<file path="design/flow/design.v">
`timescale 100ps/10ps
module triangle(clk, reset, nt, xi, yi, busy, po, xo, yo);
input        clk, reset, nt;
input  [2:0] xi, yi;
output       busy, po;
output [2:0] xo, yo;
reg busy, po;
reg [4:0] state, next_state;  
reg [6:0] x_cor[0:2];         
reg [6:0] y_cor[0:2];         
reg [1:0] s0_count;           
reg s1_count;                 
reg s2_count;                 
reg s7_count;                 
reg [4:0] horiz;              
reg [3:0] out_count;          
reg signed [8:0] a[0:1];      
reg signed [8:0] b[0:1];      
reg signed [8:0] c[0:1];      
reg [3:0] ep, save_ep;        
reg signed [7:0] value;       
reg [1:0] o_idx;              
reg [2:0] xo, yo;             
reg loc;                      
reg [3:0] start;              
parameter s0=5'd0,s1=5'd1,s2=5'd2,s3=5'd3,s4=5'd4,s5=5'd5,s6=5'd6,s7=5'd7;
integer i,j;
always @(posedge clk or posedge reset)begin
    if(reset) state<=s0;
    else state<=next_state;
end
always @(*)begin
    case(state)
        s0:next_state=(s0_count==2'd3)?s1:s0;
        s1:next_state=(s1_count==1'b1)?s2:s1;
        s2:next_state=(out_count==y_cor[0]||out_count==y_cor[1]||out_count==y_cor[2])?s5:((s2_count==1'b1)?((value==8'd0)?s5:((value[7]==1'b0)?s3:s4)):s2);
        s3:next_state=(o_idx==2'd2)?s5:s2;
        s4:next_state=(o_idx==2'd1)?s5:s2;
        s5:next_state=(out_count==y_cor[0]||out_count==y_cor[2])?s6:((loc==1'b0)?((out_count==y_cor[1])?((start==x_cor[1])?s6:s5):((start==ep)?s6:s5)):((start==x_cor[0])?s6:s5));
        s6:next_state=(out_count==y_cor[2])?s7:s2;
        s7:next_state=(s7_count==1'b1)?s0:s7;
        default:next_state=s0;
    endcase
end
always @(posedge clk or posedge reset)begin
    if(reset) busy<=1'b0;
    else begin
        if(state==s7&&s7_count==1'b1) busy<=1'b0;
        else if(state==s0&&s0_count==2'd0&&nt==1'b0) busy<=1'b0;
        else busy<=1'b1;
    end
end
always @(posedge clk or posedge reset)begin
    if(reset) s0_count<=2'd0;
    else begin
        if(state==s7) s0_count<=2'd0;
        else if(state==s0&&s0_count==2'd0&&nt==1'b0) s0_count<=2'd0;
        else s0_count<=s0_count+2'd1;
    end
end
always @(posedge clk or posedge reset)begin
    if(reset)begin
        s1_count<=1'b0;
    end
    else begin
        if(state==s1) s1_count<=1'b1;
        else s1_count<=1'b0;
    end
end
always @(posedge clk or posedge reset)begin
    if(reset)begin
        s2_count<=1'b0;
    end
    else begin
        if(state==s2) s2_count<=1'b1;
        else s2_count<=1'b0;
    end
end
always @(posedge clk or posedge reset)begin
    if(reset)begin
        s7_count<=1'b0;
    end
    else begin
        if(state==s7) s7_count<=1'b1;
        else s7_count<=1'b0;
    end
end
always @(posedge clk or posedge reset)begin
    if(reset)begin
        loc<=1'b0;
    end
    else begin
        if(state==s1)begin
            if(x_cor[1]>x_cor[0]) loc<=1'b0;
            else loc<=1'b1;
        end
    end
end
always @(posedge clk or posedge reset)begin
    if(reset)begin
        for(i=0;i<2;i=i+1)begin
            a[i]<=9'd0;
        end
    end
    else begin
        case(state)
            s1:begin
                if(loc==1'b0)begin
                    a[0]<=($signed(y_cor[1])-$signed(y_cor[0]));
                    a[1]<=($signed(y_cor[2])-$signed(y_cor[1]));
                end
                else begin
                    a[0]<=($signed(y_cor[1])-$signed(y_cor[0]));
                    a[1]<=(~($signed(y_cor[2])-$signed(y_cor[1])))+9'd1;
                end
            end
        endcase
    end
end
always @(posedge clk or posedge reset)begin
    if(reset)begin
        for(i=0;i<2;i=i+1)begin
            b[i]<=9'd0;
        end
    end
    else begin
        case(state)
            s1:begin
                if(loc==1'b0)begin
                    b[0]<=(~($signed(x_cor[1])-$signed(x_cor[0])))+9'd1;
                    b[1]<=(~($signed(x_cor[2])-$signed(x_cor[1])))+9'd1;
                end
                else begin
                    b[0]<=(~($signed(x_cor[1])-$signed(x_cor[0])))+9'd1;
                    b[1]<=($signed(x_cor[2])-$signed(x_cor[1]));
                end
            end
        endcase
    end
end
always @(posedge clk or posedge reset)begin
    if(reset)begin
        for(i=0;i<2;i=i+1)begin
            c[i]<=9'd0;
        end
    end
    else begin
        case(state)
            s1:begin
                if(loc==1'b0)begin
                    c[0]<=($signed(y_cor[0]*x_cor[1])-$signed(y_cor[1]*x_cor[0]));
                    c[1]<=($signed(y_cor[1]*x_cor[2])-$signed(y_cor[2]*x_cor[1]));
                end
                else begin
                    c[0]<=($signed(y_cor[0]*x_cor[1])-$signed(y_cor[1]*x_cor[0]));
                    c[1]<=(~($signed(y_cor[1]*x_cor[2])-$signed(y_cor[2]*x_cor[1])))+9'd1;
                end
            end
        endcase
    end
end
always @(posedge clk or posedge reset)begin
    if(reset)begin
        for(i=0;i<3;i=i+1)begin
            x_cor[i]<=7'd0;
        end
    end
    else begin
        case(state)
            s0:begin
                x_cor[s0_count]<=xi;
            end
        endcase
    end
end
always @(posedge clk or posedge reset)begin
    if(reset)begin
        for(i=0;i<3;i=i+1)begin
            y_cor[i]<=7'd0;
        end
    end
    else begin
        case(state)
            s0:begin
                y_cor[s0_count]<=yi;
            end
        endcase
    end
end
always @(posedge clk or posedge reset)begin
    if(reset) begin
        horiz<=5'd0;
    end
    else begin
        case(state)
            s1:begin
                horiz<=(x_cor[1]-x_cor[0]);
            end
        endcase
    end
end
always @(posedge clk or posedge reset)begin
    if(reset)begin
        out_count<=4'd0;
    end
    else begin
        case(state)
            s1:out_count<=y_cor[0];
            s6:out_count<=out_count+4'd1;
        endcase
    end
end
always @(posedge clk or posedge reset)begin
    if(reset)begin
        ep<=4'd0;
    end
    else begin
        if(loc==1'b0)begin
            if(state==s6) ep<=save_ep;
            else if(state==s3)begin
                if(out_count<y_cor[1])begin
                    if(o_idx==2'd2) ep<=ep;
                    else ep<=ep+4'd1;
                end
                else ep<=ep-4'd1;
            end
            else if(state==s4)begin
                if(out_count<y_cor[1]) ep<=ep-4'd1;
                else begin
                    if(o_idx==2'd1) ep<=ep;
                    else ep<=ep+4'd1;
                end
            end
            else ep<=ep;
        end
        else begin
            if(state==s6) ep<=save_ep;
            else if(state==s3)begin
                if(out_count<y_cor[1])begin
                    if(o_idx==2'd2) ep<=ep;
                    else ep<=ep-4'd1;
                end
                else ep<=ep+4'd1;
            end
            else if(state==s4)begin
                if(out_count<y_cor[1]) ep<=ep+4'd1;
                else begin
                    if(o_idx==2'd1) ep<=ep;
                    else ep<=ep-4'd1;
                end
            end
            else ep<=ep;
        end
    end
end
always @(posedge clk or posedge reset)begin
    if(reset)begin
        o_idx<=2'd0;
    end
    else begin
        if(state==s3) o_idx<=2'd1;
        else if(state==s4) o_idx<=2'd2;
        else if(state==s5) o_idx<=2'd0;
    end
end
always @(posedge clk or posedge reset)begin
    if(reset)begin
        save_ep<=4'd0;
    end
    else begin
        if(state==s1) save_ep<=(x_cor[0]+x_cor[1])>>1;
    end
end
always @(posedge clk or posedge reset)begin
    if(reset)begin
        value<=8'd0;
    end
    else begin
        if(state==s2) begin
            if(out_count==y_cor[0]||out_count==y_cor[1]||out_count==y_cor[2]) value<=8'd0;
            else if(out_count<y_cor[1]) begin
                value<=(a[0]*$signed(ep))+(b[0]*$signed(out_count))+c[0];
            end
            else begin
                value<=(a[1]*$signed(ep))+(b[1]*$signed(out_count))+c[1];
            end
        end
    end
end
always @(posedge clk or posedge reset)begin
    if(reset) po<=1'b0;
    else if(state==s5) po<=1'b1;
    else po<=1'b0;
end
always @(posedge clk)begin
    if(state==s5) start<=start+4'd1;
    else begin
        if(loc==1'b0) start<=x_cor[0];
        else begin
            if(out_count==y_cor[1]) start<=x_cor[1];
            else start<=ep;
        end
    end
end
always @(posedge clk or posedge reset)begin
    if(reset)begin
        xo<=3'd0;
    end
    else begin
        if(state==s5)begin
            if(out_count==y_cor[0]) xo<=x_cor[0];
            else if(out_count==y_cor[2]) xo<=x_cor[2];
            else xo<=start;
        end
    end
end
always @(posedge clk or posedge reset)begin
    if(reset)begin
        yo<=3'd0;
    end
    else begin
        if(state==s5)begin
            if(out_count==y_cor[0]) yo<=y_cor[0];
            else if(out_count==y_cor[2]) yo<=y_cor[2];
            else yo<=out_count;
        end
    end
end
endmodule
</file>
<file path="design/flow/run.sh">
#!/bin/bash
# the make line also repeats each setting of config.mk as NAME=value (left out here)
make -C /OpenROAD-flow-scripts/flow DESIGN_CONFIG=/design/flow/config.mk WORK_HOME=/design/flow/orfs CLKGATE_MAP_FILE= finish
</file>
<file path="design/flow/config.mk">
export PLATFORM = sky130hd
export DESIGN_NAME = triangle
export DESIGN_NICKNAME = triangle
export VERILOG_FILES = /design/flow/design.v
export SDC_FILE = /design/flow/constraint.sdc
export NUM_CORES = 4
export LEC_CHECK = 0
export ABC_AREA = 1
export CAP_MARGIN = 20
export CORE_MARGIN = 2
export CORE_UTILIZATION = 72
export CTS_CLUSTER_SIZE = 95
export SLEW_MARGIN = 20
</file>
<file path="design/flow/constraint.sdc">
create_clock -name core_clock -period 3.75 [get_ports {clk}]
set_input_delay 0.7500 -clock core_clock [delete_from_list [all_inputs] [get_ports {clk}]]
set_output_delay 0.7500 -clock core_clock [all_outputs]
set_load 0.01 [all_outputs]
</file>
==> flow_metrics.env, run 1 <==
# implementation run metrics
export IMPL_coreArea_sq_um=13900
export IMPL_final_cells=1584
export IMPL_routed_via_density=5.67
export IMPL_combPwrFrac_pct=2.5
export IMPL_first_iter_violations=795
export IMPL_syn_num_nets=1513
export IMPL_fin_ws_ns=-0.839
export IMPL_rr_startpoint="ep[3]"
export IMPL_initCoreUtil_pct=74.0
export IMPL_path_cells="inv_4 > or2_2 > fa_1 > inv_1 > fa_1 > fa_1 > fa_1 > ha_1 > ha_1 > nand2_2 > inv_2 > nand4_1 > nand3_2 > inv_1 > nand2_1 > nand2_2 > inv_1 > nand2_1 > nand3_2 > nand3_2 > nand2_1"
export IMPL_cp_max_fo=7
export IMPL_peakVddDrop_v=0.000326
export IMPL_synth_top_flop_cell="dfrtp_1"
export IMPL_ys_top_logic_family="adder cells"
export IMPL_critPathLaunchType="register"
export IMPL_maxSlewHeadroom_pct=50.9
export IMPL_num_nets_final=1607
export IMPL_r2r_setup_slack_ns=-0.84
export IMPL_critical_path_buf_inv_count=5
export IMPL_slowest_delay_ns=0.54
export IMPL_die_area_sq_um=15300
export IMPL_power_density_nw_per_um2=184
export IMPL_ys_sh_mux_pct=0.0971
export IMPL_die_y_microns=124
export IMPL_die_w_microns=124
export IMPL_min_path_cells=1
export IMPL_grt_usage_pct=36.8
export IMPL_vias=8988
export IMPL_clk_latency_ns=0.37
export IMPL_maxPowerGroup="registers"
export IMPL_most_common_cell="nand2_1"
export IMPL_common_cells="nand2_1, inv_1, ha_1"
export IMPL_p_sw_share_pct=25.3
export IMPL_hold_path_class="register to register"
export IMPL_antenna_cells=0
export IMPL_cts_tree="yes"
export IMPL_syn_to_final_growth_pct=15.6
export IMPL_grt_pass1_vias=8852
export IMPL_tightest_slew_ns=0.737
export IMPL_htreeDepth=3
export IMPL_switchingPower_uw=554
export IMPL_power_clock_uw=998
export IMPL_critical_path_top_delay_family="adder cells"
export IMPL_slew_violations=0
export IMPL_crit_arrival_ns=4.85
export IMPL_drt_pass1_iterations=6
export IMPL_internal_power_mw=1.64
export IMPL_timing_rr_end="value[7]"
export IMPL_io_pins=17
export IMPL_clk_pin_slew_ns=0.09
export IMPL_hold_viol_final=0
export IMPL_fmax_mhz=218
export IMPL_critPathCaptureType="register"
export IMPL_postRouteWirelength_microns=27700
export IMPL_status="complete, but fails checks"
export IMPL_cp_data_required_time_ns=4.01
export IMPL_area_leaders="dfrtp_1, fa_1, ha_1, nand2_1, inv_1"
export IMPL_finalClockPeriodUsage_pct=122
export IMPL_cts_buffers=9
export IMPL_ys_area_sq_um=10300
export IMPL_dp_cells=1556
export IMPL_endpoint="value[7]"
export IMPL_largest_area_cell="dfrtp_1"
export IMPL_post_synth_inst_count=1305
export IMPL_syn_area_sq_um=10300
export IMPL_slowest_stage="fa_1"
export IMPL_timing_final_crit_period_ns=4.59
export IMPL_ys_sh_xor_pct=3.90
export IMPL_edf_count=0
export IMPL_setup_tns_ns=-3.98
export IMPL_clockBufferDepth=2
export IMPL_drtAntennaViolNets=0
export IMPL_adder_share_pct=30.8
export IMPL_reg2regPathDepth=21
export IMPL_fin_skew_ns=0.0157
export IMPL_max_cap_viol_count=0
export IMPL_grt_ovfl_total=0
export IMPL_place_congestion=0.983
export IMPL_synth_cell_types=51
export IMPL_synth_avg_cell_area_sq_um=7.90
export IMPL_cp_common_cell="fa_1"
export IMPL_grt_start_max_net_pins=59
export IMPL_ys_seq_share_pct=25.3
export IMPL_drc_errors=0
export IMPL_synthAoiAreaFrac_pct=8.72
export IMPL_clkSinkCount=105
export IMPL_num_rows=43
export IMPL_p_leak_nw=6.82
export IMPL_ys_cells=1305
export IMPL_setup_viol=7
export IMPL_pwr_group_combinational_uw=55.4
export IMPL_ys_flops=105
export IMPL_pg_seq_mw=1.14
export IMPL_synth_cellmix_simpleShare_pct=19.9
export IMPL_cts_root_buffer="clkbuf_16"
export IMPL_path_class="register to register"
export IMPL_rsz0062_at_grt="true"
export IMPL_yosys_warnings=6
export IMPL_async_flop_share_pct=96.2
export IMPL_clock_power_share_pct=45.5
export IMPL_dp_hpwl_microns=20800
export IMPL_yosys_area_top_type_share_pct=24.3
export IMPL_total_power_mw=2.19
export IMPL_grt_pass1_wl_microns=42700
export IMPL_io_buffers=16
export IMPL_path_depth=21
export IMPL_hp_start="s1_count"
export IMPL_warnings=44
export IMPL_power_frac_seq_pct=52.0
export IMPL_so_faults="setup timing"
export IMPL_crit_start="ep[3]"
export IMPL_holdPathEnd="state[4]"
export IMPL_wl_per_cell_microns=17.5
export IMPL_grt_antenna_before_repair=0
-- per-stage QoR --
step,area (sq um),hold WS [ns],utilization (%),setup WS [ns]
6_report,11900,0.476,85.5,-0.839
5_1_grt,11900,0.491,85.5,-0.979
4_1_cts,11700,0.476,84.2,-0.701
3_5_place_dp,11300,0.463,81.1,-0.820
3_3_place_gp,11300,0.457,81.1,-0.683
2_1_floorplan,10400,0.372,-,-0.758
-- routing by layer --
layer	wire length (microns)	share of wire [%]	global-route usage, %
met2	13500	49	62.3
met1	10900	39	46.0
met5	0	0	0
met4	1730	6.3	19.0
met3	1600	5.8	5.45
-- what timing repair did --
action	in CTS	in global routing
pin swaps	12	19
setup buffers	5	7
hold buffers	0	0
endpoints found under the setup margin	7	7
gates resized	22	21
-- area by class of cell --
| cell class | instances | area (sq um) |
|---|---|---|
| Fill cell | 822 | 2020 |
| Tap cell | 180 | 225 |
| Inverter | 262 | 988 |
| Multi-Input combinational cell | 899 | 6780 |
| Clock inverter | 7 | 93.8 |
| Sequential cell | 105 | 2620 |
| Clock buffer | 9 | 225 |
| Timing Repair Buffer | 122 | 980 |
==> run 2: changes to the inputs <==
CAP_MARGIN = 15   (was 20)
CORE_ASPECT_RATIO = 0.97   (was default)
CTS_CLUSTER_DIAMETER = 395   (was default)
CTS_CLUSTER_SIZE = 80   (was 95)
PLACE_DENSITY_LB_ADDON = 0.15   (was default)
SETUP_SLACK_MARGIN = 1.17   (was default)
SLEW_MARGIN = 40   (was 20)
clock period = 4.84 ns   (was 3.75 ns; I/O delays follow)
==> run 2 against run 1 <==
Effect of this change:
- now clean on timing, DRC and antenna
- largest cell class unchanged
- sequential power is 22% lower
- synthesized cell count stayed put
- worst setup slack better by 1.2 ns
- largest power group unchanged
- die size hardly changed
==> flow_metrics.env, run 2 <==
# implementation run metrics
export IMPL_hold_viol_final=0
export IMPL_cts_buffers=9
export IMPL_ys_sh_mux_pct=0.0971
export IMPL_fill_cells=899
export IMPL_grt_pass1_wl_microns=41800
export IMPL_fin_ws_ns=0.313
export IMPL_switchingPower_uw=419
export IMPL_fin_util_pct=81.2
export IMPL_pre_cts_ws_ns=0.219
export IMPL_critPathCaptureType="register"
export IMPL_rr_startpoint="a[0][0]"
export IMPL_postRouteWirelength_microns=26500
export IMPL_drtAntennaViolNets=0
export IMPL_cts_tree="yes"
export IMPL_antenna_cells=0
export IMPL_io_buffers=16
export IMPL_yosys_area_top_type_share_pct=24.3
export IMPL_pg_seq_uw=885
export IMPL_finalClockPeriodUsage_pct=93.5
export IMPL_slew_violations=0
export IMPL_post_synth_inst_count=1305
export IMPL_syn_to_final_growth_pct=11.5
export IMPL_routed_via_density=5.80
export IMPL_maxPowerGroup="registers"
export IMPL_rsz0062_at_grt="true"
export IMPL_holdPathEnd="state[2]"
export IMPL_htreeDepth=3
export IMPL_dp_hpwl_microns=19200
export IMPL_path_cells="or2_4 > fa_1 > fa_1 > inv_2 > fa_1 > fa_1 > fa_1 > ha_4 > a21oi_2 > nand2_1 > nand2_1 > nand2_1 > a21oi_2 > xnor2_2 > nand2_1 > nand2_1 > nand2_1 > nand2_1"
export IMPL_peakVddDrop_v=0.000181
export IMPL_timing_rr_end="value[6]"
export IMPL_edf_count=0
export IMPL_synth_avg_cell_area_sq_um=7.90
export IMPL_cts_root_buffer="clkbuf_16"
export IMPL_die_y_microns=122
export IMPL_holdWs_ns=0.475
export IMPL_area_leaders="dfrtp_1, fa_1, ha_1, nand2_1, inv_1"
export IMPL_internal_power_mw=1.27
export IMPL_most_common_cell="nand2_1"
export IMPL_ys_seq_share_pct=25.3
export IMPL_setup_viol=0
export IMPL_common_cells="nand2_1, inv_1, ha_1"
export IMPL_hold_path_class="register to register"
export IMPL_critPathLaunchType="register"
export IMPL_clk_pin_slew_ns=0.08
export IMPL_grt_ovfl_total=0
export IMPL_min_path_cells=1
export IMPL_power_clock_uw=754
export IMPL_place_congestion=0.904
export IMPL_cp_data_required_time_ns=5.15
export IMPL_clockBufferDepth=2
export IMPL_cp_common_cell="nand2_1"
export IMPL_maxSlewHeadroom_pct=54.6
export IMPL_crit_start="a[0][0]"
export IMPL_adder_share_pct=30.8
export IMPL_ys_top_logic_family="adder cells"
export IMPL_synth_top_flop_cell="dfrtp_1"
export IMPL_power_frac_seq_pct=52.5
export IMPL_vias=8861
export IMPL_grt_antenna_before_repair=0
export IMPL_path_class="register to register"
export IMPL_slowest_delay_ns=0.57
export IMPL_timing_final_crit_period_ns=4.53
export IMPL_ys_flops=105
export IMPL_die_w_microns=125
export IMPL_reg2regPathDepth=18
export IMPL_wl_per_cell_microns=17.3
export IMPL_pwr_group_combinational_uw=45.2
export IMPL_r2r_setup_slack_ns=0.31
export IMPL_slowest_stage="fa_1"
export IMPL_num_nets_final=1551
export IMPL_clkSinkCount=105
export IMPL_largest_area_cell="dfrtp_1"
export IMPL_drt_pass1_iterations=5
export IMPL_power_density_nw_per_um2=147
export IMPL_critical_path_buf_inv_count=1
export IMPL_path_depth=18
export IMPL_cp_max_fo=4
export IMPL_hp_start="s2_count"
export IMPL_grt_pass1_vias=8697
export IMPL_synthAoiAreaFrac_pct=8.72
export IMPL_die_area_sq_um=15300
export IMPL_synth_cell_types=51
export IMPL_drc_errors=0
export IMPL_ys_sh_xor_pct=3.90
export IMPL_critical_path_top_delay_family="adder cells"
export IMPL_clk_latency_ns=0.37
export IMPL_initCoreUtil_pct=72.8
export IMPL_max_cap_viol_count=0
export IMPL_endpoint="value[6]"
export IMPL_p_leak_nw=6.52
export IMPL_fmax_mhz=221
export IMPL_first_iter_violations=770
export IMPL_yosys_warnings=6
export IMPL_synth_cellmix_simpleShare_pct=19.9
export IMPL_warnings=42
export IMPL_setup_tns_ns=0
export IMPL_coreArea_sq_um=14100
export IMPL_clock_power_share_pct=44.8
export IMPL_grt_usage_pct=34.8
export IMPL_tightest_slew_ns=0.682
export IMPL_ys_area_sq_um=10300
export IMPL_syn_area_sq_um=10300
export IMPL_fin_skew_ns=0.0151
export IMPL_num_rows=43
export IMPL_ys_cells=1305
export IMPL_grt_start_max_net_pins=62
export IMPL_syn_num_nets=1513
export IMPL_async_flop_share_pct=96.2
export IMPL_p_sw_share_pct=24.9
export IMPL_combPwrFrac_pct=2.7
export IMPL_io_pins=17
export IMPL_status="timing/DRC/antenna clean"
export IMPL_crit_arrival_ns=4.83
run 2: layout make-up:
cell class                      instances  area, sq um  share of cell area [%]
Inverter                              262          998                    8.69
Clock buffer                            9          225                    1.96
Multi-Input combinational cell        899         6770                    58.9
Timing Repair Buffer                   66          552                    4.80
Tap cell                              180          225                    1.96
Clock inverter                          7         85.1                   0.740
Sequential cell                       105         2640                    22.9
run 2: through the flow:
stage,power (mW),area (sq um),std cells
2_1_floorplan,0.928,10400,1305
3_3_place_gp,0.943,10700,1474
3_5_place_dp,0.948,10700,1474
4_1_cts,1.69,11100,1500
5_1_grt,1.73,11500,1528
6_report,1.68,11500,1528
run 2: what timing repair did:
| action | CTS | global route |
|---|---|---|
| hold buffers | 0 | 0 |
| buffers inserted | 10 | 28 |
| resized | 17 | 41 |
| pin swaps | 10 | 32 |
| hold endpoints to repair | 0 | 0 |
| setup endpoints to repair | 10 | 10 |
run 2: metal layers:
layer	vias to the layer above	GRT usage [%]	share of wire (%)
met4	0	17.1	5.1
met2	425	57.8	49
met5	-	0	0
li1	4107	-	-
met3	99	5.84	7.5
met1	4230	44.9	39
==> run 3: changes to the inputs <==
CAP_MARGIN = 20   (was 15)
CORE_ASPECT_RATIO = default   (was 0.97)
CTS_CLUSTER_DIAMETER = default   (was 395)
CTS_CLUSTER_SIZE = 32   (was 80)
PLACE_DENSITY = 0.8   (was default)
PLACE_DENSITY_LB_ADDON = default   (was 0.15)
SETUP_SLACK_MARGIN = 0.94   (was 1.17)
SLEW_MARGIN = 20   (was 40)
clock period = 3.87 ns   (was 4.84 ns; I/O delays follow)
==> run 3 against run 2 <==
Effect of this change:
- the layout now fails its checks (setup timing)
- total power up 24%
- combinational power rose by about 20%
- sequential share of layout area shrank 1.5 points
- fmax shrank 2.2%
==> flow_metrics.env, run 3 <==
# implementation run metrics
export IMPL_critPathLaunchType="register"
export IMPL_synthAoiAreaFrac_pct=8.72
export IMPL_die_w_microns=124
export IMPL_num_nets_final=1615
export IMPL_area_leaders="dfrtp_1, fa_1, ha_1, nand2_1, inv_1"
export IMPL_hold_viol_final=0
export IMPL_setup_tns_ns=-3.28
export IMPL_switchingPower_uw=513
export IMPL_tightest_slew_ns=0.964
export IMPL_fmax_mhz=216
export IMPL_fin_skew_ns=0.0170
export IMPL_cp_data_required_time_ns=4.10
export IMPL_num_rows=43
export IMPL_synth_cellmix_simpleShare_pct=19.9
export IMPL_routed_via_density=5.86
export IMPL_coreArea_sq_um=13900
export IMPL_syn_num_nets=1513
export IMPL_pwr_group_combinational_uw=54.2
export IMPL_initCoreUtil_pct=74.0
export IMPL_pre_cts_ws_ns=-0.754
export IMPL_ys_area_sq_um=10300
export IMPL_synth_cell_types=51
export IMPL_critical_path_buf_inv_count=4
export IMPL_slowest_delay_ns=0.57
export IMPL_grt_start_max_net_pins=68
export IMPL_place_area_sq_um=11400
export IMPL_first_iter_violations=908
export IMPL_r2r_setup_slack_ns=-0.76
export IMPL_async_flop_share_pct=96.2
export IMPL_slowest_stage="fa_1"
export IMPL_drc_errors=0
export IMPL_post_synth_inst_count=1305
export IMPL_io_pins=17
export IMPL_power_clock_uw=933
export IMPL_cts_root_buffer="clkbuf_16"
export IMPL_power_frac_seq_pct=52.8
export IMPL_pg_seq_mw=1.11
export IMPL_hold_path_class="register to register"
export IMPL_slew_violations=0
export IMPL_critical_path_top_delay_family="adder cells"
export IMPL_so_faults="setup timing"
export IMPL_ys_top_logic_family="adder cells"
export IMPL_grt_pass1_wl_microns=44600
export IMPL_die_y_microns=124
export IMPL_p_sw_share_pct=24.5
export IMPL_adder_share_pct=30.8
export IMPL_clk_latency_ns=0.37
export IMPL_reg2regPathDepth=16
export IMPL_dp_hpwl_microns=20700
export IMPL_cts_buffers=9
export IMPL_fin_util_pct=87.7
export IMPL_setup_viol=6
export IMPL_drtAntennaViolNets=0
export IMPL_cp_max_fo=5
export IMPL_dp_cells=1558
export IMPL_cp_common_cell="fa_1"
export IMPL_syn_area_sq_um=10300
export IMPL_syn_to_final_growth_pct=18.6
export IMPL_synth_avg_cell_area_sq_um=7.90
export IMPL_ys_flops=105
export IMPL_synth_top_flop_cell="dfrtp_1"
export IMPL_ys_cells=1305
export IMPL_warnings=44
export IMPL_maxPowerGroup="registers"
export IMPL_grt_ovfl_total=0
export IMPL_finalClockPeriodUsage_pct=120
export IMPL_grt_pass1_vias=9367
export IMPL_path_depth=16
export IMPL_edf_count=0
export IMPL_p_leak_nw=6.88
export IMPL_die_area_sq_um=15300
export IMPL_fill_cells=737
export IMPL_critPathCaptureType="register"
export IMPL_grt_usage_pct=38.5
export IMPL_final_cells=1592
export IMPL_ys_seq_share_pct=25.3
export IMPL_holdWs_ns=0.481
export IMPL_cts_tree="yes"
export IMPL_combPwrFrac_pct=2.6
export IMPL_crit_arrival_ns=4.86
export IMPL_grt_antenna_before_repair=0
export IMPL_clockBufferDepth=2
export IMPL_vias=9326
export IMPL_htreeDepth=3
export IMPL_max_cap_viol_count=0
export IMPL_yosys_warnings=6
export IMPL_place_congestion=0.929
export IMPL_path_cells="inv_2 > buf_4 > fa_1 > inv_1 > fa_1 > fa_1 > fa_2 > fa_1 > ha_4 > nand2_2 > inv_1 > nand4_1 > nand4_1 > xor2_1 > o211ai_1 > o21ai_1"
export IMPL_holdPathEnd="o_idx[2]"
export IMPL_rr_startpoint="out_count[3]"
export IMPL_fin_ws_ns=-0.759
export IMPL_internal_power_mw=1.58
export IMPL_min_path_cells=1
export IMPL_endpoint="value[5]"
export IMPL_clkSinkCount=105
export IMPL_largest_area_cell="dfrtp_1"
export IMPL_ys_sh_mux_pct=0.0971
export IMPL_io_buffers=16
export IMPL_total_power_mw=2.09
export IMPL_hold_buffers=0
export IMPL_path_class="register to register"
export IMPL_peakVddDrop_v=0.000222
export IMPL_maxSlewHeadroom_pct=35.6
export IMPL_most_common_cell="nand2_1"
export IMPL_ys_sh_xor_pct=3.90
export IMPL_timing_rr_end="value[5]"
export IMPL_power_density_nw_per_um2=171
export IMPL_common_cells="nand2_1, inv_1, ha_1"
export IMPL_clk_pin_slew_ns=0.08
export IMPL_postRouteWirelength_microns=29800
export IMPL_yosys_area_top_type_share_pct=24.3
export IMPL_drt_pass1_iterations=6
export IMPL_clock_power_share_pct=44.6
export IMPL_timing_final_crit_period_ns=4.63
export IMPL_antenna_cells=0
export IMPL_postLayoutCellArea_sq_um=12200
export IMPL_hp_start="state[1]"
export IMPL_status="complete, but fails checks"
export IMPL_crit_start="out_count[3]"
export IMPL_rsz0062_at_grt="true"
export IMPL_wl_per_cell_microns=18.7
==> run 3: metal layers <==
metal	global-route usage, %	up-vias	share of wire (%)
met5	0	-	0
met4	23.0	0	6.3
li1	-	4214	-
met2	64.9	528	48
met1	46.2	4432	38
met3	7.14	152	7.7
==> run 3: layout make-up <==
type / instances / area [sq um] / share of cell area (%)
inverters: 262 / 992 / 8.12
clock inverters: 7 / 83.8 / 0.686
repair buffers: 130 / 1090 / 8.88
multi-input cells: 899 / 6990 / 57.2
well taps: 180 / 225 / 1.84
clock buffers: 9 / 225 / 1.84
flip-flops and latches: 105 / 2620 / 21.5
==> run 3: timing repair <==
action                                  4_1_cts  5_1_grt
pin swaps                                    30       19
endpoints found under the setup margin       15       16
gates resized                                57       35
setup buffers                                13        5
==> run 4: changes to the inputs <==
CTS_CLUSTER_DIAMETER = 27   (was default)
CTS_CLUSTER_SIZE = 89   (was 32)
PLACE_DENSITY = 0.37   (was 0.8)
SETUP_SLACK_MARGIN = 1.04   (was 0.94)
clock period = 3.83 ns   (was 3.87 ns; I/O delays follow)
==> run 4 against run 3 <==
Effect of this change:
- the layout still fails its checks (setup timing)
- combinational power up 11%
- routed wire length is 2.7% lower
- synthesized area unchanged
- sequential share of layout area fell by 0.18 points
- first-iteration DRC count decreased by 14%
- total power increased by 2.9%
- critical endpoint is now value[7]
- highest routed layer unchanged
==> flow_metrics.env, run 4 <==
# implementation run metrics
export IMPL_fin_skew_ns=0.0194
export IMPL_pre_cts_ws_ns=-0.691
export IMPL_fill_cells=697
export IMPL_status="complete, but fails checks"
export IMPL_critPathLaunchType="register"
export IMPL_postRouteWirelength_microns=29000
export IMPL_timing_rr_end="value[7]"
export IMPL_clkSinkCount=105
export IMPL_max_cap_viol_count=0
export IMPL_synth_top_flop_cell="dfrtp_1"
export IMPL_die_w_microns=124
export IMPL_maxSlewHeadroom_pct=44.4
export IMPL_area_leaders="dfrtp_1, fa_1, ha_1, nand2_1, inv_1"
export IMPL_warnings=44
export IMPL_synthAoiAreaFrac_pct=8.72
export IMPL_ys_sh_mux_pct=0.0971
export IMPL_htreeDepth=3
export IMPL_first_iter_violations=777
export IMPL_vias=9302
export IMPL_syn_num_nets=1513
export IMPL_synth_avg_cell_area_sq_um=7.90
export IMPL_ys_sh_xor_pct=3.90
export IMPL_adder_share_pct=30.8
export IMPL_holdPathEnd="state[4]"
export IMPL_switchingPower_uw=549
export IMPL_drt_pass1_iterations=5
export IMPL_yosys_area_top_type_share_pct=24.3
export IMPL_maxPowerGroup="registers"
export IMPL_place_congestion=0.941
export IMPL_critical_path_buf_inv_count=5
export IMPL_coreArea_sq_um=13900
export IMPL_internal_power_mw=1.60
export IMPL_dp_hpwl_microns=20500
export IMPL_logic_area_sq_um=7040
export IMPL_path_depth=20
export IMPL_grt_pass1_wl_microns=44400
export IMPL_hold_viol_final=0
export IMPL_post_synth_inst_count=1305
export IMPL_ys_flops=105
export IMPL_initCoreUtil_pct=74.0
export IMPL_most_common_cell="nand2_1"
export IMPL_clockBufferDepth=2
export IMPL_finalClockPeriodUsage_pct=117
export IMPL_power_density_nw_per_um2=175
export IMPL_cts_tree="yes"
export IMPL_io_pins=17
export IMPL_hp_start="s1_count"
export IMPL_p_sw_share_pct=25.5
export IMPL_r2r_setup_slack_ns=-0.67
export IMPL_power_frac_seq_pct=52.0
export IMPL_clk_latency_ns=0.37
export IMPL_cp_max_fo=7
export IMPL_drtAntennaViolNets=0
export IMPL_fin_util_pct=88.5
export IMPL_pwr_group_combinational_uw=60.0
export IMPL_cts_buffers=9
export IMPL_cp_data_required_time_ns=4.10
export IMPL_peakVddDrop_v=0.000299
export IMPL_grt_antenna_before_repair=0
export IMPL_combPwrFrac_pct=2.8
export IMPL_fin_ws_ns=-0.667
export IMPL_num_nets_final=1622
export IMPL_hold_buffers=0
export IMPL_ys_seq_share_pct=25.3
export IMPL_critPathCaptureType="register"
export IMPL_slew_violations=0
export IMPL_path_class="register to register"
export IMPL_crit_arrival_ns=4.76
export IMPL_io_buffers=16
export IMPL_power_clock_uw=974
export IMPL_slowest_stage="fa_1"
export IMPL_yosys_warnings=6
export IMPL_clk_pin_slew_ns=0.09
export IMPL_drc_errors=0
export IMPL_p_leak_nw=6.92
export IMPL_min_path_cells=1
export IMPL_largest_area_cell="dfrtp_1"
export IMPL_flop_area_sq_um=2620
export IMPL_hold_path_class="register to register"
export IMPL_cts_root_buffer="clkbuf_16"
export IMPL_rr_startpoint="ep[3]"
export IMPL_path_cells="inv_2 > or2_2 > fa_1 > inv_1 > fa_1 > fa_1 > inv_1 > fa_1 > inv_1 > ha_1 > ha_4 > nand3_1 > nand3_1 > inv_1 > nand2_1 > nand2_1 > nand3_1 > nand3_2 > nand3_1 > nand2_1"
export IMPL_ys_top_logic_family="adder cells"
export IMPL_synth_cellmix_simpleShare_pct=19.9
export IMPL_timing_final_crit_period_ns=4.50
export IMPL_crit_start="ep[3]"
export IMPL_die_y_microns=124
export IMPL_grt_pass1_vias=9301
export IMPL_grt_usage_pct=38.3
export IMPL_tightest_slew_ns=0.833
export IMPL_reg2regPathDepth=20
export IMPL_fmax_mhz=222
export IMPL_common_cells="nand2_1, inv_1, ha_1"
export IMPL_grt_start_max_net_pins=66
export IMPL_setup_viol=6
export IMPL_ys_cells=1305
export IMPL_syn_to_final_growth_pct=19.7
export IMPL_async_flop_share_pct=96.2
export IMPL_grt_ovfl_total=0
export IMPL_synth_cell_types=51
export IMPL_endpoint="value[7]"
export IMPL_so_faults="setup timing"
export IMPL_ys_area_sq_um=10300
export IMPL_pg_seq_mw=1.12
export IMPL_num_rows=43
export IMPL_rsz0062_at_grt="true"
export IMPL_edf_count=0
export IMPL_clock_power_share_pct=45.2
export IMPL_die_area_sq_um=15300
export IMPL_antenna_cells=0
export IMPL_syn_area_sq_um=10300
export IMPL_routed_via_density=5.82
export IMPL_critical_path_top_delay_family="adder cells"
export IMPL_wl_per_cell_microns=18.1
export IMPL_slowest_delay_ns=0.56
export IMPL_holdWs_ns=0.484
-- run 4: routing by layer --
| metal | up-vias | part of all wire, % | GRT usage [%] |
|---|---|---|---|
| met4 | 0 | 6.0 | 23.6 |
| met1 | 4436 | 38 | 46.4 |
| met3 | 135 | 8.1 | 6.27 |
| li1 | 4234 | - | - |
| met5 | - | 0 | 0 |
| met2 | 497 | 48 | 64.2 |
-- run 4: what timing repair did --
item                       4_1_cts  5_1_grt
setup endpoints to repair       16       17
pin swaps                       28       22
gates resized                   60       36
buffers inserted                15       10
gates cloned                     0        0
-- run 4: through the flow --
| step | power [mW] | TNS [ns] | instance area [sq um] | cells |
|---|---|---|---|---|
| after floorplan | 1.17 | -2.64 | 10600 | 1305 |
| after global placement | 1.19 | -2.60 | 11500 | 1558 |
| after detailed placement | 1.20 | -3.13 | 11500 | 1558 |
| after CTS | 2.14 | -2.68 | 12100 | 1589 |
| after global routing | 2.20 | -3.75 | 12300 | 1599 |
| final | 2.15 | -2.81 | 12300 | 1599 |
-- run 4: cell type report --
type,count,area share (%)
Multi-Input combinational cell,899,57.1
Sequential cell,105,21.3
Timing Repair Buffer,137,9.19
Inverter,262,8.01
Clock buffer,9,1.83
Tap cell,180,1.83
Clock inverter,7,0.761
==> run 5: changes to the inputs <==
CAP_MARGIN = 0   (was 20)
CORE_ASPECT_RATIO = 1.39   (was default)
CTS_CLUSTER_DIAMETER = 50   (was 27)
CTS_CLUSTER_SIZE = 64   (was 89)
MAX_ROUTING_LAYER = met4   (was default)
PLACE_DENSITY = default   (was 0.37)
PLACE_DENSITY_LB_ADDON = 0.01   (was default)
SETUP_SLACK_MARGIN = 1.14   (was 1.04)
SLEW_MARGIN = 40   (was 20)
clock period = 4.56 ns   (was 3.83 ns; I/O delays follow)
==> run 5 against run 4 <==
Effect of this change:
- critical path type unchanged
- clock power down 21%
- synthesized area unchanged
- still fails the layout checks on setup timing
- sequential power down about 20%
- worst hold slack worse by 0.0049 ns
- routed wire length down 8.3%
==> flow_metrics.env, run 5 <==
# implementation run metrics
export IMPL_io_pins=17
export IMPL_grt_start_max_net_pins=68
export IMPL_combPwrFrac_pct=2.8
export IMPL_fill_cells=867
export IMPL_fin_util_pct=83.2
export IMPL_pwr_group_combinational_uw=49.3
export IMPL_async_flop_share_pct=96.2
export IMPL_critPathCaptureType="register"
export IMPL_r2r_setup_slack_ns=-0.05
export IMPL_holdWs_ns=0.479
export IMPL_status="complete, but fails checks"
export IMPL_rsz0062_at_grt="true"
export IMPL_drc_errors=0
export IMPL_synth_cellmix_simpleShare_pct=19.9
export IMPL_power_frac_seq_pct=53.5
export IMPL_hold_buffers=0
export IMPL_common_cells="nand2_1, inv_1, ha_1"
export IMPL_min_path_cells=1
export IMPL_so_faults="setup timing"
export IMPL_cts_tree="yes"
export IMPL_hold_viol_final=0
export IMPL_path_class="register to register"
export IMPL_post_synth_inst_count=1305
export IMPL_initCoreUtil_pct=73.7
export IMPL_hold_path_class="register to register"
export IMPL_slowest_stage="fa_1"
export IMPL_crit_arrival_ns=4.90
export IMPL_adder_share_pct=30.8
export IMPL_synth_top_flop_cell="dfrtp_1"
export IMPL_coreArea_sq_um=14000
export IMPL_antenna_cells=0
export IMPL_fmax_mhz=217
export IMPL_yosys_warnings=6
export IMPL_peakVddDrop_v=0.000218
export IMPL_cp_data_required_time_ns=4.85
export IMPL_cts_root_buffer="clkbuf_16"
export IMPL_grt_ovfl_total=0
export IMPL_finalClockPeriodUsage_pct=101
export IMPL_critical_path_top_delay_family="adder cells"
export IMPL_synthAoiAreaFrac_pct=8.72
export IMPL_rr_startpoint="a[0][0]"
export IMPL_ys_cells=1305
export IMPL_largest_area_cell="dfrtp_1"
export IMPL_clock_power_share_pct=43.7
export IMPL_cp_max_fo=4
export IMPL_drt_pass1_iterations=5
export IMPL_fin_skew_ns=0.00980
export IMPL_path_depth=18
export IMPL_area_leaders="dfrtp_1, fa_1, ha_1, nand2_1, inv_1"
export IMPL_maxSlewHeadroom_pct=52.1
export IMPL_p_sw_share_pct=23.1
export IMPL_slew_violations=0
export IMPL_grt_pass1_wl_microns=43200
export IMPL_wl_per_cell_microns=17.2
export IMPL_ys_top_logic_family="adder cells"
export IMPL_syn_num_nets=1513
export IMPL_ys_area_sq_um=10300
export IMPL_crit_start="a[0][0]"
export IMPL_path_cells="or2_4 > fa_1 > fa_1 > inv_2 > fa_1 > fa_1 > fa_1 > ha_4 > a21oi_2 > nand2_1 > nand2_1 > nand2_1 > a21oi_2 > xnor2_1 > nand2_1 > nand2_1 > nand2_1 > nand2_1"
export IMPL_hp_start="s2_count"
export IMPL_power_clock_uw=767
export IMPL_ys_sh_mux_pct=0.0971
export IMPL_timing_final_crit_period_ns=4.61
export IMPL_max_cap_viol_count=0
export IMPL_die_y_microns=145
export IMPL_synth_cell_types=51
export IMPL_vias=8806
export IMPL_die_area_sq_um=15300
export IMPL_place_congestion=0.985
export IMPL_setup_viol=1
export IMPL_critical_path_buf_inv_count=1
export IMPL_dp_hpwl_microns=20300
export IMPL_syn_area_sq_um=10300
export IMPL_num_nets_final=1564
export IMPL_postRouteWirelength_microns=26600
export IMPL_most_common_cell="nand2_1"
export IMPL_cts_buffers=9
export IMPL_holdPathEnd="state[2]"
export IMPL_routed_via_density=5.70
export IMPL_p_leak_nw=6.56
export IMPL_synth_avg_cell_area_sq_um=7.90
export IMPL_timing_rr_end="value[6]"
export IMPL_internal_power_mw=1.35
export IMPL_reg2regPathDepth=18
export IMPL_warnings=42
export IMPL_htreeDepth=3
export IMPL_grt_pass1_vias=9030
export IMPL_yosys_area_top_type_share_pct=24.3
export IMPL_pg_seq_uw=939
export IMPL_pre_cts_ws_ns=-0.0836
export IMPL_io_buffers=16
export IMPL_ys_flops=105
export IMPL_clockBufferDepth=2
export IMPL_fin_ws_ns=-0.0522
export IMPL_grt_usage_pct=36.9
export IMPL_drtAntennaViolNets=0
export IMPL_cp_common_cell="nand2_1"
export IMPL_ys_seq_share_pct=25.3
export IMPL_first_iter_violations=551
export IMPL_clk_latency_ns=0.35
export IMPL_tightest_slew_ns=0.718
export IMPL_grt_antenna_before_repair=0
export IMPL_setup_tns_ns=-0.0522
export IMPL_edf_count=0
export IMPL_power_density_nw_per_um2=151
export IMPL_num_rows=51
export IMPL_die_w_microns=105
export IMPL_critPathLaunchType="register"
export IMPL_switchingPower_uw=406
export IMPL_ys_sh_xor_pct=3.90
export IMPL_clk_pin_slew_ns=0.08
export IMPL_maxPowerGroup="registers"
export IMPL_endpoint="value[6]"
export IMPL_syn_to_final_growth_pct=12.9
export IMPL_clkSinkCount=105
export IMPL_slowest_delay_ns=0.59
[run 5: final cells by class]
cell class,instances,area [sq um],area share [%]
inverter,262,992,8.53
sequential,105,2630,22.6
tap,185,231,1.99
multi-input combinational,899,6810,58.5
clock buffer,11,243,2.09
timing repair buffer,79,686,5.89
clock inverter,5,46.3,0.398
[run 5: timing repair]
item	4_1_cts	5_1_grt
pin swaps	11	19
buffers inserted	14	19
gates resized	23	25
setup endpoints to repair	10	10
[run 5: per-layer routing]
metal | global-route usage (%) | vias to the layer above | wire (microns)
li1 | - | 4130 | -
met4 | 23.1 | 0 | 1740
met2 | 62.6 | 338 | 13700
met3 | 4.54 | 122 | 1200
met5 | - | - | 0
met1 | 40.8 | 4216 | 9970
[run 5: stage by stage]
stage                     cells  cell area [sq um]  power [mW]
after CTS                  1526              11300        1.76
after global routing       1546              11600        1.81
after detailed placement   1496              10800        1.01
final                      1546              11600        1.75
after global placement     1496              10800        1.00
after floorplan            1305              10400       0.985
==> run 6: changes to the inputs <==
ABC_AREA = 0   (was 1)
CAP_MARGIN = 20   (was 0)
CORE_ASPECT_RATIO = default   (was 1.39)
CORE_UTILIZATION = 19   (was 72)
CTS_CLUSTER_DIAMETER = 232   (was 50)
CTS_CLUSTER_SIZE = 100   (was 64)
HOLD_SLACK_MARGIN = -0.05   (was default)
MAX_ROUTING_LAYER = default   (was met4)
PLACE_DENSITY = 0.68   (was default)
PLACE_DENSITY_LB_ADDON = default   (was 0.01)
SETUP_SLACK_MARGIN = default   (was 1.14)
SLEW_MARGIN = 5   (was 40)
clock period = 5.0 ns   (was 4.56 ns; I/O delays follow)
==> run 6 against run 5 <==
Effect of this change:
- routed wire length shrank 16%
- final cell count is 10% higher
- global-route usage is 28 points lower
- via count down 21%
- clock skew up 0.0087 ns
- non-clock buffer count fell by 50
- register-to-register slack improved by 0.40 ns
- die size rose to 3.5 times the previous value
- worst hold slack lost 0.0046 ns
- count of clock-buffer cells in the layout decreased by 1
- flip-flop count unchanged
- utilization down 62 points
- now clean on timing, DRC and antenna
==> flow_metrics.env, run 6 <==
# implementation run metrics
export IMPL_status="timing/DRC/antenna clean"
export IMPL_endpoint="value[7]"
export IMPL_crit_start="out_count[3]"
export IMPL_cp_data_required_time_ns=5.23
export IMPL_die_w_microns=231
export IMPL_synth_top_flop_cell="dfrtp_1"
export IMPL_vias=6930
export IMPL_max_cap_viol_count=0
export IMPL_clk_latency_ns=0.36
export IMPL_path_class="register to register"
export IMPL_ys_cells=1005
export IMPL_power_frac_seq_pct=43.5
export IMPL_peakVddDrop_v=0.000156
export IMPL_antenna_cells=0
export IMPL_synth_cellmix_simpleShare_pct=12.4
export IMPL_pg_seq_uw=888
export IMPL_slew_violations=0
export IMPL_rr_startpoint="out_count[3]"
export IMPL_hold_buffers=0
export IMPL_pwr_group_combinational_uw=420
export IMPL_tightest_slew_ns=1.09
export IMPL_syn_to_final_growth_pct=13.3
export IMPL_timing_rr_end="value[7]"
export IMPL_post_cts_repair_setup_buffers=0
export IMPL_holdPathEnd="busy"
export IMPL_grt_pass1_vias=7293
export IMPL_crit_arrival_ns=4.88
export IMPL_die_y_microns=231
export IMPL_largest_area_cell="dfrtp_1"
export IMPL_warnings=39
export IMPL_ys_seq_share_pct=26.6
export IMPL_critical_path_top_delay_family="adder cells"
export IMPL_ys_sh_mux_pct=5.94
export IMPL_maxPowerGroup="registers"
export IMPL_coreArea_sq_um=51200
export IMPL_drt_pass1_iterations=5
export IMPL_num_rows=83
export IMPL_rsz0062_at_grt="false"
export IMPL_holdWs_ns=0.475
export IMPL_routed_via_density=4.07
export IMPL_ys_flops=105
export IMPL_fmax_mhz=215
export IMPL_ys_sh_xor_pct=7.33
export IMPL_first_iter_violations=417
export IMPL_adder_share_pct=32.3
export IMPL_grt_usage_pct=8.58
export IMPL_setup_viol=0
export IMPL_async_flop_share_pct=96.2
export IMPL_min_path_cells=1
export IMPL_edf_count=0
export IMPL_post_synth_inst_count=1005
export IMPL_area_leaders="dfrtp_1, fa_1, ha_1, inv_1, xnor2_1"
export IMPL_syn_num_nets=1213
export IMPL_path_depth=15
export IMPL_total_power_mw=2.04
export IMPL_grt_antenna_before_repair=0
export IMPL_cts_root_buffer="clkbuf_16"
export IMPL_synth_cell_types=52
export IMPL_cp_max_fo=8
export IMPL_cts_resized=0
export IMPL_drt_met1_wl_microns=9860
export IMPL_num_nets_final=1225
export IMPL_critPathLaunchType="register"
export IMPL_pre_cts_ws_ns=0.228
export IMPL_r2r_setup_slack_ns=0.35
export IMPL_p_sw_share_pct=29.5
export IMPL_cts_buffers=9
export IMPL_most_common_cell="inv_1"
export IMPL_die_area_sq_um=53500
export IMPL_slowest_stage="fa_1"
export IMPL_path_cells="inv_1 > fa_1 > inv_1 > fa_1 > fa_1 > fa_1 > fa_1 > ha_1 > a21oi_1 > nor2_1 > o211ai_1 > nand2_1 > xnor2_1 > mux2i_1 > o22ai_1"
export IMPL_yosys_area_top_type_share_pct=25.5
export IMPL_grt_ovfl_total=0
export IMPL_switchingPower_uw=603
export IMPL_power_clock_uw=735
export IMPL_common_cells="inv_1, ha_1, dfrtp_1"
export IMPL_p_leak_nw=5.28
export IMPL_setup_tns_ns=0
export IMPL_io_buffers=16
export IMPL_synth_avg_cell_area_sq_um=9.77
export IMPL_routed_top_layer="met4"
export IMPL_ys_area_sq_um=9820
export IMPL_grt_start_max_net_pins=78
export IMPL_combPwrFrac_pct=20.6
export IMPL_critical_path_buf_inv_count=2
export IMPL_timing_final_crit_period_ns=4.65
export IMPL_yosys_warnings=6
export IMPL_io_pins=17
export IMPL_maxSlewHeadroom_pct=26.7
export IMPL_hold_path_class="register to register"
export IMPL_synthAoiAreaFrac_pct=8.95
export IMPL_clockBufferDepth=2
export IMPL_cts_tree="yes"
export IMPL_ys_top_logic_family="adder cells"
export IMPL_power_density_nw_per_um2=184
export IMPL_fin_skew_ns=0.0185
export IMPL_slowest_delay_ns=0.58
export IMPL_place_congestion=0.886
export IMPL_wl_met2_microns=11000
export IMPL_initCoreUtil_pct=19.2
export IMPL_syn_area_sq_um=9820
export IMPL_wl_per_cell_microns=13.1
export IMPL_reg2regPathDepth=15
export IMPL_clkSinkCount=105
export IMPL_finalClockPeriodUsage_pct=93.0
export IMPL_critPathCaptureType="register"
export IMPL_wl_met3_microns=1060
export IMPL_clock_power_share_pct=36.0
export IMPL_internal_power_mw=1.44
export IMPL_grt_pass1_wl_microns=36800
export IMPL_hold_viol_final=0
export IMPL_postRouteWirelength_microns=22300
export IMPL_clk_pin_slew_ns=0.07
export IMPL_fin_ws_ns=0.350
export IMPL_cp_common_cell="fa_1"
export IMPL_dp_hpwl_microns=17800
export IMPL_htreeDepth=3
export IMPL_drtAntennaViolNets=0
export IMPL_drc_errors=0
export IMPL_hp_start="s7_count"
-- run 6: cell type report --
cell class | instances | area (sq um)
Sequential cell | 105 | 2610
Clock buffer | 10 | 229
Clock inverter | 6 | 72.6
Inverter | 141 | 532
Timing Repair Buffer | 29 | 258
Fill cell | 5529 | 40100
Tap cell | 680 | 851
Multi-Input combinational cell | 731 | 6570
-- run 6: per-stage QoR --
| step | area [sq um] | utilization, % | cells |
|---|---|---|---|
| floorplan | 9820 | - | 1005 |
| global placement | 10800 | 21.1 | 1686 |
| detailed placement | 10800 | 21.1 | 1686 |
| CTS | 11100 | 21.7 | 1702 |
| global route | 11100 | 21.7 | 1702 |
| finish | 11100 | 21.7 | 1702 |
-- run 6: layer usage --
layer  global-route usage (%)  vias up
li1                         -     3271
met1                     10.9     3479
met2                     14.8      152
met3                     1.50       28
met4                     2.54        0
met5                        0        -
==> run 7: changes to the inputs <==
ABC_AREA = 1   (was 0)
CAP_MARGIN = 0   (was 20)
CORE_ASPECT_RATIO = 0.5   (was default)
CORE_UTILIZATION = 71   (was 19)
CTS_CLUSTER_DIAMETER = 53   (was 232)
CTS_CLUSTER_SIZE = default   (was 100)
GPL_ROUTABILITY_DRIVEN = 0   (was default)
HOLD_SLACK_MARGIN = default   (was -0.05)
PLACE_DENSITY = default   (was 0.68)
PLACE_DENSITY_LB_ADDON = 0.01   (was default)
SETUP_SLACK_MARGIN = 1.79   (was default)
SLEW_MARGIN = 40   (was 5)
clock period = 7.3 ns   (was 5.0 ns; I/O delays follow)
==> run 7 against run 6 <==
Effect of this change:
- still clean
- critical path depth increased by 7
- via count rose by 21%
- clock power shrank 32%
- synthesized cell count up 30%
- worst hold slack got worse by 0.0010 ns
- register-to-register slack better by 1.8 ns
- non-clock buffer count is 7 lower
==> flow_metrics.env, run 7 <==
# implementation run metrics
export IMPL_status="timing/DRC/antenna clean"
export IMPL_critical_path_top_delay_family="adder cells"
export IMPL_slowest_stage="dfrtp_4"
export IMPL_path_depth=22
export IMPL_first_iter_violations=789
export IMPL_grt_usage_pct=33.6
export IMPL_reg2regPathDepth=22
export IMPL_clkSinkCount=105
export IMPL_die_w_microns=174
export IMPL_rsz0062_at_grt="false"
export IMPL_ys_top_logic_family="adder cells"
export IMPL_power_clock_uw=499
export IMPL_critPathLaunchType="register"
export IMPL_edf_count=0
export IMPL_pg_seq_uw=586
export IMPL_p_sw_share_pct=24.7
export IMPL_endpoint="value[7]"
export IMPL_syn_num_nets=1513
export IMPL_setup_viol=0
export IMPL_postRouteWirelength_microns=24300
export IMPL_clk_latency_ns=0.36
export IMPL_cts_root_buffer="clkbuf_16"
export IMPL_io_pins=17
export IMPL_ys_sh_mux_pct=0.0971
export IMPL_initCoreUtil_pct=72.0
export IMPL_syn_area_sq_um=10300
export IMPL_cp_data_required_time_ns=7.55
export IMPL_most_common_cell="nand2_1"
export IMPL_post_synth_inst_count=1305
export IMPL_htreeDepth=3
export IMPL_synth_cellmix_simpleShare_pct=19.9
export IMPL_crit_start="ep[3]"
export IMPL_switchingPower_uw=275
export IMPL_critical_path_buf_inv_count=3
export IMPL_async_flop_share_pct=96.2
export IMPL_r2r_setup_slack_ns=2.18
export IMPL_largest_area_cell="dfrtp_1"
export IMPL_path_cells="inv_1 > or2_2 > fa_1 > fa_1 > inv_1 > fa_1 > fa_1 > fa_1 > ha_1 > nand2_1 > nor2_1 > nand2_1 > nand3_1 > nand2_1 > nand2_1 > inv_1 > nand2_1 > nand2_1 > nand2_1 > nand3_1 > nand3_1 > nand2_1"
export IMPL_routed_via_density=5.60
export IMPL_num_nets_final=1507
export IMPL_internal_power_uw=838
export IMPL_ys_sh_xor_pct=3.90
export IMPL_timing_rr_end="value[7]"
export IMPL_die_area_sq_um=15600
export IMPL_power_density_nw_per_um2=102
export IMPL_critPathCaptureType="register"
export IMPL_slowest_delay_ns=0.58
export IMPL_hp_start="s2_count"
export IMPL_timing_final_crit_period_ns=5.12
export IMPL_syn_to_final_growth_pct=5.74
export IMPL_crit_arrival_ns=5.38
export IMPL_slew_violations=0
export IMPL_combPwrFrac_pct=2.5
export IMPL_clk_pin_slew_ns=0.08
export IMPL_hold_path_class="register to register"
export IMPL_grt_pass1_wl_microns=40200
export IMPL_fill_cells=1077
export IMPL_wl_per_cell_microns=16.2
export IMPL_max_cap_viol_count=0
export IMPL_fin_skew_ns=0.0111
export IMPL_die_y_microns=89.2
export IMPL_tightest_slew_ns=0.736
export IMPL_io_buffers=16
export IMPL_drtAntennaViolNets=0
export IMPL_power_frac_seq_pct=52.7
export IMPL_clock_power_share_pct=44.9
export IMPL_maxPowerGroup="registers"
export IMPL_finalClockPeriodUsage_pct=70.2
export IMPL_antenna_cells=0
export IMPL_common_cells="nand2_1, inv_1, ha_1"
export IMPL_ys_cells=1305
export IMPL_synth_top_flop_cell="dfrtp_1"
export IMPL_vias=8405
export IMPL_clockBufferDepth=2
export IMPL_grt_ovfl_total=0
export IMPL_fmax_mhz=195
export IMPL_yosys_area_top_type_share_pct=24.3
export IMPL_cts_tree="yes"
export IMPL_maxSlewHeadroom_pct=50.9
export IMPL_peakVddDrop_v=0.000101
export IMPL_final_cells=1502
export IMPL_yosys_warnings=6
export IMPL_ys_flops=105
export IMPL_adder_share_pct=30.8
export IMPL_holdPathEnd="state[2]"
export IMPL_dp_cells=1486
export IMPL_drc_errors=0
export IMPL_synth_avg_cell_area_sq_um=7.90
export IMPL_p_leak_nw=6.32
export IMPL_rr_startpoint="ep[3]"
export IMPL_coreArea_sq_um=14300
export IMPL_path_class="register to register"
export IMPL_synthAoiAreaFrac_pct=8.72
export IMPL_cts_buffers=9
export IMPL_setup_tns_ns=0
export IMPL_dp_hpwl_microns=19300
export IMPL_synth_cell_types=51
export IMPL_cp_max_fo=21
export IMPL_grt_antenna_before_repair=0
export IMPL_min_path_cells=1
export IMPL_ys_area_sq_um=10300
export IMPL_ys_seq_share_pct=25.3
export IMPL_drt_pass1_iterations=5
export IMPL_grt_start_max_net_pins=76
export IMPL_cp_common_cell="nand2_1"
export IMPL_pwr_group_combinational_uw=27.6
export IMPL_hold_viol_final=0
export IMPL_warnings=39
export IMPL_grt_pass1_vias=7889
export IMPL_num_rows=31
export IMPL_area_leaders="dfrtp_1, fa_1, ha_1, nand2_1, inv_1"
[run 7: stage by stage]
step	util [%]	total power, mW	setup slack, ns	hold WS, ns	area, sq um
detailed placement	74.0	0.627	1.74	0.468	10600
global route	76.1	1.15	1.81	0.515	10900
CTS	76.1	1.12	2.07	0.483	10900
global placement	74.0	0.625	1.96	0.453	10600
finish	76.1	1.11	2.18	0.474	10900
floorplan	-	0.615	2.28	0.372	10300
[run 7: final cells by class]
cell class | count | area, sq um | area share (%)
inverters | 262 | 986 | 9.05
clock buffers | 9 | 225 | 2.07
flip-flops and latches | 105 | 2610 | 24.0
repair buffers | 22 | 209 | 1.92
multi-input cells | 899 | 6540 | 60.0
clock inverters | 7 | 78.8 | 0.723
well taps | 198 | 248 | 2.27
[run 7: what timing repair did]
action                     4_1_cts  5_1_grt
hold buffers                     0        0
gates cloned                     0        0
buffers inserted                 0        0
setup endpoints to repair        2        2
resized                          1        1
[run 7: metal layers]
layer	GRT usage, %	wire length, microns
met1	49.1	11400
met2	50.8	10200
met3	9.27	2430
met4	7.18	317
met5	0	0
==> run 8: changes to the inputs <==
CAP_MARGIN = 40   (was 0)
CORE_ASPECT_RATIO = default   (was 0.5)
CORE_MARGIN = 7   (was 2)
CORE_UTILIZATION = 43   (was 71)
CTS_CLUSTER_DIAMETER = default   (was 53)
GPL_ROUTABILITY_DRIVEN = default   (was 0)
GPL_TIMING_DRIVEN = 0   (was default)
MAX_ROUTING_LAYER = met5   (was default)
MIN_ROUTING_LAYER = met2   (was default)
PLACE_DENSITY_LB_ADDON = 0.15   (was 0.01)
SETUP_SLACK_MARGIN = 0.7   (was 1.79)
SLEW_MARGIN = 15   (was 40)
TNS_END_PERCENT = 100   (was default)
clock period = 2.68 ns   (was 7.3 ns; I/O delays follow)
==> run 8 against run 7 <==
Effect of this change:
- the layout now fails its checks (setup timing)
- non-clock buffer count rose by 121
- first-iteration DRC count increased to 2.6 times the previous value
- die size up 83%
- design area up 26%
- global-route usage down 1.1 points
- critical path depth shrank 1
- sequential share of layout area down 4.8 points
- worst hold slack lost 0.076 ns
- clock skew shrank 0.0013 ns
- utilization fell by 18 points
- total power increased to 2.9 times the previous value
- critical path type unchanged
- largest cell class unchanged
- largest power group unchanged
==> flow_metrics.env, run 8 <==
# implementation run metrics
export IMPL_holdPathEnd="s1_count"
export IMPL_ys_sh_xor_pct=3.90
export IMPL_hp_start="state[4]"
export IMPL_die_area_sq_um=28500
export IMPL_fill_cells=2056
export IMPL_grt_usage_pct=32.5
export IMPL_cts_root_buffer="clkbuf_16"
export IMPL_ys_flops=105
export IMPL_syn_num_nets=1513
export IMPL_p_leak_nw=6.98
export IMPL_status="complete, but fails checks"
export IMPL_adder_share_pct=30.8
export IMPL_fin_skew_ns=0.00984
export IMPL_maxPowerGroup="registers"
export IMPL_cts_tree="yes"
export IMPL_pwr_group_combinational_uw=84.1
export IMPL_finalClockPeriodUsage_pct=177
export IMPL_clockBufferDepth=2
export IMPL_dp_hpwl_microns=21800
export IMPL_rsz0062_at_grt="true"
export IMPL_clkSinkCount=105
export IMPL_syn_to_final_growth_pct=33.3
export IMPL_num_rows=56
export IMPL_clk_pin_slew_ns=0.08
export IMPL_max_cap_viol_count=0
export IMPL_fmax_mhz=211
export IMPL_critPathLaunchType="register"
export IMPL_rr_startpoint="ep[3]"
export IMPL_switchingPower_uw=726
export IMPL_endpoint="value[7]"
export IMPL_wl_per_cell_microns=17.9
export IMPL_ys_seq_share_pct=25.3
export IMPL_common_cells="nand2_1, inv_1, ha_1"
export IMPL_path_cells="inv_6 > buf_8 > or2_4 > fa_1 > fa_1 > inv_2 > fa_1 > fa_1 > fa_1 > ha_4 > nand2_1 > inv_1 > nand4_1 > nand3_2 > nand2_1 > nand2_1 > inv_1 > nand2_1 > nand3_2 > nand3_1 > nand2_1"
export IMPL_internal_power_mw=2.47
export IMPL_ys_top_logic_family="adder cells"
export IMPL_cp_max_fo=6
export IMPL_routed_via_density=7.08
export IMPL_clk_latency_ns=0.37
export IMPL_critical_path_buf_inv_count=5
export IMPL_die_w_microns=169
export IMPL_setup_tns_ns=-15.53
export IMPL_synth_avg_cell_area_sq_um=7.90
export IMPL_final_cells=1744
export IMPL_timing_rr_end="value[7]"
export IMPL_critical_path_top_delay_family="adder cells"
export IMPL_slew_violations=0
export IMPL_cts_buffers=9
export IMPL_ys_sh_mux_pct=0.0971
export IMPL_ys_area_sq_um=10300
export IMPL_first_iter_violations=2060
export IMPL_most_common_cell="nand2_1"
export IMPL_synth_cell_types=51
export IMPL_syn_area_sq_um=10300
export IMPL_num_nets_final=1628
export IMPL_drt_pass1_iterations=9
export IMPL_tightest_slew_ns=0.863
export IMPL_largest_area_cell="dfrtp_1"
export IMPL_yosys_warnings=6
export IMPL_grt_pass1_wl_microns=47700
export IMPL_pg_seq_mw=1.60
export IMPL_total_power_mw=3.20
export IMPL_maxSlewHeadroom_pct=42.5
export IMPL_path_class="register to register"
export IMPL_power_frac_seq_pct=50.0
export IMPL_so_faults="setup timing"
export IMPL_synth_top_flop_cell="dfrtp_1"
export IMPL_hold_path_class="register to register"
export IMPL_coreArea_sq_um=23500
export IMPL_combPwrFrac_pct=2.6
export IMPL_reg2regPathDepth=21
export IMPL_cp_data_required_time_ns=2.95
export IMPL_crit_arrival_ns=5.01
export IMPL_grt_start_max_net_pins=34
export IMPL_edf_count=0
export IMPL_crit_start="ep[3]"
export IMPL_dp_cells=1643
export IMPL_vias=12300
export IMPL_timing_final_crit_period_ns=4.74
export IMPL_power_density_nw_per_um2=233
export IMPL_min_path_cells=0
export IMPL_slowest_stage="fa_1"
export IMPL_peakVddDrop_v=0.000295
export IMPL_slowest_delay_ns=0.58
export IMPL_grt_pass1_vias=13300
export IMPL_clock_power_share_pct=47.4
export IMPL_io_buffers=16
export IMPL_yosys_area_top_type_share_pct=24.3
export IMPL_io_pins=17
export IMPL_initCoreUtil_pct=43.9
export IMPL_htreeDepth=3
export IMPL_r2r_setup_slack_ns=-2.06
export IMPL_postRouteWirelength_microns=31200
export IMPL_warnings=42
export IMPL_power_clock_mw=1.51
export IMPL_p_sw_share_pct=22.7
export IMPL_fin_ws_ns=-2.06
export IMPL_antenna_cells=0
export IMPL_async_flop_share_pct=96.2
export IMPL_hold_viol_final=0
export IMPL_ys_cells=1305
export IMPL_synthAoiAreaFrac_pct=8.72
export IMPL_area_leaders="dfrtp_1, fa_1, ha_1, nand2_1, inv_1"
export IMPL_grt_ovfl_total=0
export IMPL_synth_cellmix_simpleShare_pct=19.9
export IMPL_die_y_microns=169
export IMPL_grt_antenna_before_repair=0
export IMPL_place_congestion=0.870
export IMPL_drc_errors=0
export IMPL_setup_viol=16
export IMPL_path_depth=21
export IMPL_drtAntennaViolNets=0
export IMPL_critPathCaptureType="register"
export IMPL_post_synth_inst_count=1305
[run 8: area by class of cell]
type / instances / area (sq um) / area share (%)
Inverter: 262 / 1040 / 7.61
Clock inverter: 4 / 76.3 / 0.556
Multi-Input combinational cell: 899 / 7940 / 57.8
Timing Repair Buffer: 104 / 1010 / 7.38
Sequential cell: 105 / 2630 / 19.1
Buffer: 39 / 384 / 2.80
Tap cell: 319 / 399 / 2.91
Clock buffer: 12 / 246 / 1.79
[run 8: stage by stage]
stage / hold slack [ns] / setup slack [ns] / area (sq um) / util [%]
finish: 0.397 / -2.06 / 13700 / 58.5
global route: 0.415 / -2.25 / 13700 / 58.5
CTS: 0.401 / -2.02 / 13000 / 55.3
detailed placement: 0.384 / -2.47 / 11400 / 48.5
global placement: 0.377 / -2.46 / 11300 / 48.2
floorplan: 0.372 / -1.83 / 10800 / -
[run 8: layer usage]
layer  routed length (microns)  GRT usage [%]  vias to the layer above  part of all wire [%]
li1                          -              -                     4238                     -
met1                         0              -                     4560                     0
met2                     15900           38.8                     3198                    51
met3                     12400           43.5                      339                    40
met4                      2750           6.91                        8                   8.8
met5                       164           7.41                        -                  0.53
[run 8: what timing repair did]
| item | in CTS | in global routing |
|---|---|---|
| hold buffers | 0 | 0 |
| endpoints found under the setup margin | 48 | 53 |
| gates cloned | 1 | 0 |
| gates resized | 203 | 156 |
| pin swaps | 82 | 98 |
| buffers inserted | 59 | 25 |
No activity file was given, so power comes from the tool's default toggle rates.
